## v19
## ahb_slave
module ahb_slave (
    input  wire        HCLK,         
    input  wire        HRESETn,      
    input  wire [31:0] HADDR,        
    input  wire        HWRITE,       
    input  wire [2:0]  HSIZE,        
    input  wire [2:0]  HBURST,       
    input  wire [3:0]  HPROT,        
    input  wire [1:0]  HTRANS,       
    input  wire        HMASTLOCK,    
    input  wire        HSEL,         
    input  wire [31:0] HWDATA,       
    output wire [31:0] HRDATA,       
    output wire        HREADY,       
    output wire        HRESP,        
    input  wire [3:0]  HWSTRB,       
    output wire [31:0] tdr_o,        
    output wire [31:0] lcr_o,        
    output wire [31:0] ocr_o,        
    output wire [31:0] fcr_o,        
    output wire [31:0] ier_o,        
    output wire [31:0] hcr_o,        
    input  wire [31:0] rdr_i,        
    input  wire [31:0] lsr_i,        
    input  wire [31:0] iir_i         
);
For scale: about 1600 cells after synthesis, roughly 240 flip-flops, ~0.012 mm^2 of cells after synthesis.
Settings: LEC_CHECK=0, ABC_AREA=1, CAP_MARGIN=20, CORE_MARGIN=2, CORE_UTILIZATION=72, CTS_CLUSTER_DIAMETER=347, CTS_CLUSTER_SIZE=93, HOLD_SLACK_MARGIN=-0.04, SLEW_MARGIN=20, TNS_END_PERCENT=10; clock period 3.48 ns.
run.sh (not shown) runs the stock make flow with config.mk's settings and CLKGATE_MAP_FILE=.
v19 never completed; the flow aborted with a tool error in 3_3_place_gp.
Input-level comparison between v22 and v19:
Settings: CTS_CLUSTER_SIZE: 93 -> unset; CTS_CLUSTER_DIAMETER: 347 -> unset; TNS_END_PERCENT: 10 -> unset; HOLD_SLACK_MARGIN: -0.04 -> unset; CORE_UTILIZATION: 72 -> 53; the clock period (ns, I/O delays scaled along): 3.48 -> 2.81.
Results
The width of the die in v22 sits about 16% above the value recorded for v19.
In v22 the core utilization before placement turned out 19 points lower than in v19.
Per the comparison of v22 with v19, core box area saw an increase, synthesized netlist cell count saw little to no change.
Diff v22..v19 | number of different library cells in the post-synthesis netlist | unchanged
v22 finished every stage; the final checks, however, were not passed, the failures being negative setup slack.
Compared v22 vs v19, and overall die area is up in v22.
The total cell area reported by yosys after synthesis on v19 is in line with that on v22.
Diff v22..v19 | number of I/O pins | unchanged
Diff v19..v22 | post-synth tally of flip-flops with integrated enable | unchanged
## Diff of input files: v48 against v22
Settings: putting CTS_CLUSTER_SIZE at 59 where nothing was set; swapping 53 for 70 in CORE_UTILIZATION; clearing ABC_AREA, which used to be 1; swapping 2.81 for 3.11 in the clock period (ns, I/O delays scaled along).
[summary]
Stage in which a tool error killed v48: 3_5_place_dp. Per the comparison of v48 with v22, routability-driven placement congestion ratio +0.071, count of flip-flops with a built-in enable after synthesis ~0 delta, post-synthesis async set-or-reset flop share was more or less identical, core region area went down 20%. When the final numbers for v22 and v48 were put side by side, the total die size turned out to be greater in v22. Compared with v22, v48 shows a higher total standard cell area after synthesis. Compared to v22, v48 has synthesized cell count 36% lower. v48 against v22: area figure in the yosys stat output went up by about 5%; floorplan-stage core utilization saw an increase; die boundary height fell 16 um. v22 reports its dominant kind of combinational cell as simple AND/OR/NAND/NOR gates while v48 reports multiplexers.
Input changes introduced in v39 (baseline for comparison: v48):
Settings: CORE_UTILIZATION now 68, was 70; CTS_CLUSTER_SIZE now 37, was 59; the clock period (ns, I/O delays scaled along) now 3.4, was 3.11.
Results
The flow ended early for v39: it failed with a tool error in 4_1_cts. Run status, v48: aborted in 3_5_place_dp, error DPL-0038. Going from v48 to v39, the die height was found to have gone up by about 1.4%. Core area (lower): v48. Looking at v48 and v39, the number of distinct library cells after synthesis is a wash. Multiplexer share of the synthesized area essentially unchanged between v48 and v39. Global placement routability congestion went down slightly going from v48 to v39. In v39, the initial cell density of the core came out 0.96 points below the value in v48. Higher chip footprint among v48 and v39: v39. When v39 is set beside v48, its overall die width turns out to be about 1.4% larger.

---

Starting RTL as in the previous note.
make LEC_CHECK=0 ABC_AREA=1 CAP_MARGIN=20 CELL_PAD_IN_SITES_DETAIL_PLACEMENT=2 CELL_PAD_IN_SITES_GLOBAL_PLACEMENT=2 CORE_ASPECT_RATIO=0.71 CORE_MARGIN=9 CORE_UTILIZATION=40 GPL_TIMING_DRIVEN=0 HOLD_SLACK_MARGIN=-0.02 MIN_ROUTING_LAYER=met2 SLEW_MARGIN=25 TNS_END_PERCENT=45 finish   # period 7.08 ns
The baseline stopped in global placement, error GPL-0301.
Next try:
Settings changed: ABC_AREA 1 to default, CELL_PAD_IN_SITES_DETAIL_PLACEMENT 2 to default, CELL_PAD_IN_SITES_GLOBAL_PLACEMENT 2 to default, CORE_ASPECT_RATIO 0.71 to default, CORE_MARGIN 9 to 2, GPL_TIMING_DRIVEN 0 to default, HOLD_SLACK_MARGIN -0.02 to default, MIN_ROUTING_LAYER met2 to default, SLEW_MARGIN 25 to 20, TNS_END_PERCENT 45 to default.
Clock period 7.08 ns to 4.88 ns, I/O delays scaled along.
Outcome: The new run went through all stages and came out clean. Synthesized area rises by about 5%. Die size falls by about 10%. Synthesized cell count falls by 36%.
Next try:
Settings changed: CORE_UTILIZATION 40 to 72, CTS_CLUSTER_DIAMETER from default to 347, CTS_CLUSTER_SIZE from default to 93, TNS_END_PERCENT from default to 10.
Clock period 4.88 ns to 3.48 ns, I/O delays scaled along.
=> With this change the flow aborted during global placement; die area shrinks by 44%; area after synthesis is unchanged; synthesized cell count does not change.

---

ahb_slave again, from the RTL that the note above started with.
// ahb_slave
module ahb_slave (
    input  wire        HCLK,         
    input  wire        HRESETn,      
    input  wire [31:0] HADDR,        
    input  wire        HWRITE,       
    input  wire [2:0]  HSIZE,        
    input  wire [2:0]  HBURST,       
    input  wire [3:0]  HPROT,        
    input  wire [1:0]  HTRANS,       
    input  wire        HMASTLOCK,    
    input  wire        HSEL,         
    input  wire [31:0] HWDATA,       
    output wire [31:0] HRDATA,       
    output wire        HREADY,       
    output wire        HRESP,        
    input  wire [3:0]  HWSTRB,       
    output wire [31:0] tdr_o,        
    output wire [31:0] lcr_o,        
    output wire [31:0] ocr_o,        
    output wire [31:0] fcr_o,        
    output wire [31:0] ier_o,        
    output wire [31:0] hcr_o,        
    input  wire [31:0] rdr_i,        
    input  wire [31:0] lsr_i,        
    input  wire [31:0] iir_i         
);
    logic        write_read;      
    logic        error_flag;      
    logic        transfer_valid;  
    logic [31:0] addr;            
    logic [2:0]  size;            
    logic [2:0]  burst;           
    logic [3:0]  prot;            
    logic        mastlock;        
    logic [3:0]  strb;            
    logic [31:0] write_data;      
    logic [31:0] read_data;       
    ahb_slave_controller u_controller (
        .HCLK(HCLK),
        .HRESETn(HRESETn),
        .HWRITE(HWRITE),
        .HTRANS(HTRANS),
        .HSEL(HSEL),
  ...
Settings: LEC_CHECK=0, ABC_AREA=1, CAP_MARGIN=15, CELL_PAD_IN_SITES_DETAIL_PLACEMENT=2, CELL_PAD_IN_SITES_GLOBAL_PLACEMENT=2, CORE_ASPECT_RATIO=1.13, CORE_MARGIN=6, CORE_UTILIZATION=44, CTS_CLUSTER_DIAMETER=176, CTS_CLUSTER_SIZE=60, MAX_ROUTING_LAYER=met4, MIN_ROUTING_LAYER=met2, PLACE_DENSITY_LB_ADDON=0.27, SETUP_SLACK_MARGIN=0.18, SLEW_MARGIN=25; clock period 5.56 ns.
The baseline failed in 3_3_place_gp with FLW-0024.
Next try:
- ABC_AREA: 1 -> not set
- CAP_MARGIN: 15 -> 20
- CELL_PAD_IN_SITES_DETAIL_PLACEMENT: 2 -> not set
- CELL_PAD_IN_SITES_GLOBAL_PLACEMENT: 2 -> not set
- CORE_ASPECT_RATIO: 1.13 -> not set
- CORE_MARGIN: 6 -> 2
- CORE_UTILIZATION: 44 -> 58
- CTS_CLUSTER_DIAMETER: 176 -> not set
- CTS_CLUSTER_SIZE: 60 -> not set
- MAX_ROUTING_LAYER: met4 -> not set
- MIN_ROUTING_LAYER: met2 -> not set
- PLACE_DENSITY_LB_ADDON: 0.27 -> not set
- SETUP_SLACK_MARGIN: 0.18 -> not set
- SLEW_MARGIN: 25 -> 20
- clock period: 5.56 -> 4.88 ns (I/O delays scaled with it)
After rerunning: The changed run finished with timing, DRC and antenna clean. Synthesized area went up by about 5%. Die size decreases by 27%. Synthesized cell count drops by about 36%.
Next try:
- CORE_UTILIZATION: 58 -> 40
- GPL_TIMING_DRIVEN: not set -> 0
- MIN_ROUTING_LAYER: not set -> met2
- clock period: 4.88 -> 7.08 ns (I/O delays scaled with it)
With this change the flow finished but fails on negative setup slack.
Power went down by a quarter to a third.
Via count went up by well over a third.
Clock skew went up by 0.0062 ns.
Design area went up by a few percent.
Routed wire length went up by a quarter to a third.
Count of clock-buffer cells in the layout went up by 3.
Die area went up by well over a third.
Combinational power went down by about a fifth.
Next try:
- ABC_AREA: not set -> 1
- CAP_MARGIN: 20 -> 0
- CELL_PAD_IN_SITES_DETAIL_PLACEMENT: not set -> 2
- CELL_PAD_IN_SITES_GLOBAL_PLACEMENT: not set -> 2
- CORE_ASPECT_RATIO: not set -> 0.71
- CORE_MARGIN: 2 -> 9
- CTS_CLUSTER_SIZE: not set -> 36
- GPL_TIMING_DRIVEN: 0 -> 1
- HOLD_SLACK_MARGIN: not set -> 0.21
- MAX_ROUTING_LAYER: not set -> met4
- PLACE_DENSITY_LB_ADDON: not set -> 0.02
- SETUP_SLACK_MARGIN: not set -> 0.4
- SLEW_MARGIN: 20 -> 10
- TNS_END_PERCENT: not set -> 45
=>
- With this change the flow stopped in 3_3_place_gp with FLW-0024
- synthesized cell count is higher by about 56%
- die area goes up by about 11%
- area after synthesis decreases by about 5%

---

== yarrow ==
Starting RTL as in the previous note.
export LEC_CHECK = 0
export ABC_AREA = 1
export CAP_MARGIN = 20
export CELL_PAD_IN_SITES_DETAIL_PLACEMENT = 2
export CORE_ASPECT_RATIO = 0.58
export CORE_MARGIN = 4
export CORE_UTILIZATION = 44
export CTS_CLUSTER_DIAMETER = 176
export CTS_CLUSTER_SIZE = 53
export MIN_ROUTING_LAYER = met2
export PLACE_DENSITY_LB_ADDON = 0.27
export SETUP_SLACK_MARGIN = 0.65
export SLEW_MARGIN = 10
create_clock -name core_clock -period 2.72 [get_ports {HCLK}]
yarrow | ERROR | detailed placement
Edits applied to the flow inputs when going from yarrow to xenon:
Settings: CORE_MARGIN: 4 -> 2; CTS_CLUSTER_SIZE: 53 -> 35; CORE_ASPECT_RATIO: 0.58 -> 0.9; CTS_CLUSTER_DIAMETER: 176 -> 314; CELL_PAD_IN_SITES_DETAIL_PLACEMENT: 2 -> unset; CORE_UTILIZATION: 44 -> 72; MIN_ROUTING_LAYER: met2 -> unset; SETUP_SLACK_MARGIN: 0.65 -> 0.32; the clock period (ns, I/O delays scaled along): 2.72 -> 2.37.
Results
- As the logs show, xenon stopped at global placement after a tool error, so it never reached the end of the flow.
- Cmp yarrow and xenon / placeable core region / lower: xenon
- Re number of cells in the yosys synthesis report: no difference whatsoever between xenon and yarrow.
- Count of unique library cells instantiated by Yosys came out exactly the same in yarrow and xenon.
- [compare] base=yarrow new=xenon: post-synthesis area per instance held, gate count after technology mapping about even, horizontal die dimension dropped about 38%, die area shrank by 41%.
- Starting utilization of the core area: yarrow and xenon compared, higher one is xenon
- Cmp xenon vs yarrow: count of standard-cell rows lower in xenon
Inputs modified between xenon and juniper:
Settings: SLEW_MARGIN: 10 -> 20; CORE_UTILIZATION: 72 -> 52; PLACE_DENSITY_LB_ADDON: 0.27 -> unset; CTS_CLUSTER_DIAMETER: 314 -> unset; CTS_CLUSTER_SIZE: 35 -> unset; CORE_ASPECT_RATIO: 0.9 -> unset; SETUP_SLACK_MARGIN: 0.32 -> unset; the clock period (ns, I/O delays scaled along): 2.37 -> 3.71.
==> comparison <==
- juniper closes out successfully: all stages finished, all timing, DRC and antenna checks passed.
- Placeable core region, xenon and juniper, lower one = xenon.
- Die size, xenon and juniper, lower one = xenon.
- Count of state elements after synthesis came out exactly the same in xenon and juniper.
Power and IR drop assume default switching activity.
